## top
module top(
    input wire clk,
    input wire reset,
    input wire [7:0] next_in,
    output wire [7:0] f
    );
clock: 6.27 ns
lec_check: 0
cap_margin: 20
cell_pad_in_sites_global_placement: 1
core_margin: 2
core_utilization: 72
cts_cluster_diameter: 54
cts_cluster_size: 61
place_density_lb_addon: 0.03
setup_slack_margin: 1.86
slew_margin: 20
run.sh (not shown) runs the stock make flow with config.mk's settings and CLKGATE_MAP_FILE=.
The first run never finished: it broke off in 3_1_place_gp_skip_io, error FLW-0024.
Rerun with:
- CORE_UTILIZATION: 72 -> 42
- CTS_CLUSTER_DIAMETER: 54 -> 133
- CTS_CLUSTER_SIZE: 61 -> 20
- PLACE_DENSITY_LB_ADDON: 0.03 -> not set
- SETUP_SLACK_MARGIN: 1.86 -> not set
- clock period: 6.27 -> 10.0 ns (I/O delays scaled with it)
Effect: This time the run completed, yet does not pass: setup timing. Die size climbs by 69%. Synthesized area stays the same. Synthesized cell count is unchanged.
Rerun with:
- CELL_PAD_IN_SITES_GLOBAL_PLACEMENT: 1 -> 0
- CORE_UTILIZATION: 42 -> 67
=> The changed run finished but failed the layout checks on setup timing; cell count goes down by 11%; worst setup slack gets worse by 0.10 ns; power goes down by 1.6%.

========
## red
Starting RTL as in the previous note.
clock: 13.6 ns
lec_check: 0
abc_area: 1
cap_margin: 20
core_margin: 2
core_utilization: 40
cts_cluster_diameter: 86
slew_margin: 20
## Diff of input files: blue against red
- CORE_UTILIZATION: 40 -> 66
- CTS_CLUSTER_SIZE: unset -> 15
- CTS_CLUSTER_DIAMETER: 86 -> unset
- the clock period (ns, I/O delays scaled along): 13.6 -> 7.67
Findings:
- [flow] blue | stages: complete | final checks: fail | reason: negative setup slack
- Looking at combinational power, blue sits 91% above red.
- In blue the setup slack turned out 4710 ps lower than in red.
- red vs blue, timing startpoint of the critical path: DP1.mul1[0] vs DP1.mul1[2]
- | post-layout minimum cycle time | higher: red |
- blue: worst-case reg-to-reg path depth is about 9% higher than what red reported.
- Worst hold slack after final layout up 16 ps in blue wrt red
Relative to blue, the following input files were edited for green:
- putting PLACE_DENSITY at 0.66 where nothing was set
- swapping 66 for 72 in CORE_UTILIZATION
- clearing CTS_CLUSTER_SIZE, which used to be 15
- clearing ABC_AREA, which used to be 1
- swapping 7.67 for 10.4 in the clock period (ns, I/O delays scaled along)
--- outcome ---
- The flow completed for green, but it is not clean: the layout still shows negative setup slack.
- Higher clock share of power among green and blue: blue
- met4 as the highest metal layer with signal wires was reported by green, and met5 by blue.
- green vs blue: worst slack on hold paths up in green
- Largest combinational cell category by area: AND-OR/OR-AND gates -> green, simple AND/OR/NAND/NOR gates -> blue
- Starting density of the core delta for green relative to blue: 6.2 points higher
- [compare] base=blue new=green: combined global-route utilization of all metal layers shows a reduction of 1.4 points, peak per-stage delay on the critical path +100 ps, horizontal die size went down about 4%.

========
Setup of run 1:
top again, from the RTL that the note above started with.
make LEC_CHECK=0 CAP_MARGIN=20 CELL_PAD_IN_SITES_DETAIL_PLACEMENT=1 CELL_PAD_IN_SITES_GLOBAL_PLACEMENT=2 CORE_ASPECT_RATIO=0.5 CORE_MARGIN=7 CORE_UTILIZATION=33 CTS_CLUSTER_DIAMETER=392 CTS_CLUSTER_SIZE=98 PLACE_DENSITY_LB_ADDON=0.11 SLEW_MARGIN=20 TNS_END_PERCENT=15 finish   # period 12.0 ns
Run 1 went all the way through the flow, and no timing, DRC or antenna check failed.
Setup changes, run 1 to run 2
Settings: TNS_END_PERCENT: 15 -> unset; CELL_PAD_IN_SITES_GLOBAL_PLACEMENT: 2 -> unset; CORE_MARGIN: 7 -> 2; CORE_ASPECT_RATIO: 0.5 -> unset; CTS_CLUSTER_DIAMETER: 392 -> unset; PLACE_DENSITY_LB_ADDON: 0.11 -> unset; CTS_CLUSTER_SIZE: 98 -> unset; CORE_UTILIZATION: 33 -> 40; CELL_PAD_IN_SITES_DETAIL_PLACEMENT: 1 -> unset; the clock period (ns, I/O delays scaled along): 12.0 -> 11.6.
[summary]
Between run 2 and run 1, the diode insertion count for antenna repair does not differ in any meaningful way.
Changes observed in run 2 relative to run 1: cell count in the Yosys report neither gained nor lost much, final cycle utilization of the critical path saw a decrease, pin count of the biggest net entering global routing lower.
Higher endpoint arrival time on the critical path goes to run 1 over run 2.
Filler-free cell count of the finished design: run 2 and run 1 compared, lower one is run 2
Between run 1 and run 2, the worst hold slack does not differ in any meaningful way.
| minimum period implied by the final worst setup slack | run 2 vs run 1 | 0.50 ns lower |
What run 3 does differently from run 2 at the input level:
Settings: a change of CORE_UTILIZATION from 40 to 70; an added SETUP_SLACK_MARGIN of -0.36; a change of the clock period (ns, I/O delays scaled along) from 11.6 to 5.28.
==> comparison <==
Tool error GRT-0232 stopped run 3 during global routing; no final results.
Diff run 2 -> run 3: count of instances resized after the clock tree is built rose by 67, detailed placer's ending HPWL rose by 2000 um, die size fell by 42%.
Summary of run 3 over run 2: number of placed cells counting well taps picked up an extra about 4%, post-placement cell area higher, horizontal die dimension saw a decrease.
Here is what was changed in the inputs of run 4 compared with run 3.
Settings: CORE_UTILIZATION changed from 70 to 58; SETUP_SLACK_MARGIN removed (was -0.36); the clock period (ns, I/O delays scaled along) changed from 5.28 to 6.43.
Any difference in number of unique standard cell types used by synthesis between run 3 and run 4 is small enough to ignore. | number of buffers added for setup after CTS | higher: run 3 |. Relative to run 3, the post-cts gate resize count of run 4 is lower by 12. | run 4 | all stages done | FAIL | setup timing |. Run 3 did not make it past global routing, where a tool error ended it.

========
Setup of run A:
Starting RTL as in the previous note.
clock: 12.0 ns
lec_check: 0
cap_margin: 20
cell_pad_in_sites_detail_placement: 1
cell_pad_in_sites_global_placement: 0
core_aspect_ratio: 0.5
core_margin: 7
core_utilization: 33
cts_cluster_diameter: 392
cts_cluster_size: 98
hold_slack_margin: 0.28
place_density_lb_addon: 0.11
slew_margin: 20
tns_end_percent: 15
#### Input delta (run B over run A)
# run A
export LEC_CHECK = 0
export CAP_MARGIN = 20
export CELL_PAD_IN_SITES_DETAIL_PLACEMENT = 1
export CELL_PAD_IN_SITES_GLOBAL_PLACEMENT = 0
export CORE_ASPECT_RATIO = 0.5
export CORE_MARGIN = 7
export CORE_UTILIZATION = 33
export CTS_CLUSTER_DIAMETER = 392
export CTS_CLUSTER_SIZE = 98
export HOLD_SLACK_MARGIN = 0.28
export PLACE_DENSITY_LB_ADDON = 0.11
export SLEW_MARGIN = 20
export TNS_END_PERCENT = 15
create_clock -name core_clock -period 12.0 [get_ports {clk}]
# run B
export LEC_CHECK = 0
export CAP_MARGIN = 20
export CELL_PAD_IN_SITES_DETAIL_PLACEMENT = 0
export CELL_PAD_IN_SITES_GLOBAL_PLACEMENT = 1
export CORE_ASPECT_RATIO = 0.5
export CORE_MARGIN = 7
export CORE_UTILIZATION = 33
export CTS_CLUSTER_DIAMETER = 392
export CTS_CLUSTER_SIZE = 98
export PLACE_DENSITY = 0.89
export SLEW_MARGIN = 20
export TNS_END_PERCENT = 15
create_clock -name core_clock -period 12.0 [get_ports {clk}]
Notes after the runs:
The initial antenna violation count number comes out lower for run A vs run B. Compared run B vs run A, and non-clock buffer count is down in run B. Run B vs. run A: instance tally after logic synthesis held steady; cell count after placement held steady.
Input-level comparison between run C and run B:
# run B
export LEC_CHECK = 0
export CAP_MARGIN = 20
export CELL_PAD_IN_SITES_DETAIL_PLACEMENT = 0
export CELL_PAD_IN_SITES_GLOBAL_PLACEMENT = 1
export CORE_ASPECT_RATIO = 0.5
export CORE_MARGIN = 7
export CORE_UTILIZATION = 33
export CTS_CLUSTER_DIAMETER = 392
export CTS_CLUSTER_SIZE = 98
export PLACE_DENSITY = 0.89
export SLEW_MARGIN = 20
export TNS_END_PERCENT = 15
create_clock -name core_clock -period 12.0 [get_ports {clk}]
# run C
export LEC_CHECK = 0
export ABC_AREA = 1
export CAP_MARGIN = 20
export CORE_MARGIN = 2
export CORE_UTILIZATION = 72
export SLEW_MARGIN = 20
create_clock -name core_clock -period 13.2 [get_ports {clk}]
[summary]
Summary of run C over run B: internal power -7.0%, cell total after placement +115. Count of clock-buffer cells in the layout, run B and run C: lower on run B. Changes observed in run C relative to run B: global-route usage saw an increase, number of pins exceeding their max-slew limit in the final report ~0 delta, worst slack after detailed placement rose 3.34 ns, final core area utilization went up by 42 points, worst max-slew margin expressed relative to the limit lower. Taking run C as 1.0, run B lands at 0.923 on wire length.
The following lists how run D was set up differently from run C:
# run C
export LEC_CHECK = 0
export ABC_AREA = 1
export CAP_MARGIN = 20
export CORE_MARGIN = 2
export CORE_UTILIZATION = 72
export SLEW_MARGIN = 20
create_clock -name core_clock -period 13.2 [get_ports {clk}]
# run D
export LEC_CHECK = 0
export ABC_AREA = 1
export CAP_MARGIN = 20
export CORE_MARGIN = 2
export CORE_UTILIZATION = 72
export PLACE_DENSITY_LB_ADDON = 0.01
export SETUP_SLACK_MARGIN = 0.11
export SLEW_MARGIN = 20
create_clock -name core_clock -period 9.06 [get_ports {clk}]
==> results <==
Run D finished every step from synthesis to the final layout, and the layout passed the timing, design-rule and antenna checks.
Compared with run C, final routed wirelength across all metal layers in run D increased by a little under 10%.
Summary of run D over run C: portion of the clock cycle consumed by the worst path in the final layout went up by 22 points, worst stage delay on the critical path went down by 0.06 ns, detailed-router iteration count before antenna repair went up by 2.
Going from run C to run D, post-layout instance count excluding filler cells grew slightly.
Looking at origin of the worst setup path, the DP1.mul1[0]$_DFFE_PP_ result is from run C; the DP1.mul1[1]$_DFFE_PP_ one comes from run D.
For run C, the critical path endpoint was DP1.reg2.data[7]$_DFFE_PP0P_, unlike run D, where it was DP1.reg2.data[4]$_DFFE_PP0P_.
Taking run C as the reference, in run D count of cell instances traversed by the critical path went down; worst hold slack went up; internal power component went up; final clock skew went up.
No activity file was given, so power comes from the tool's default toggle rates.
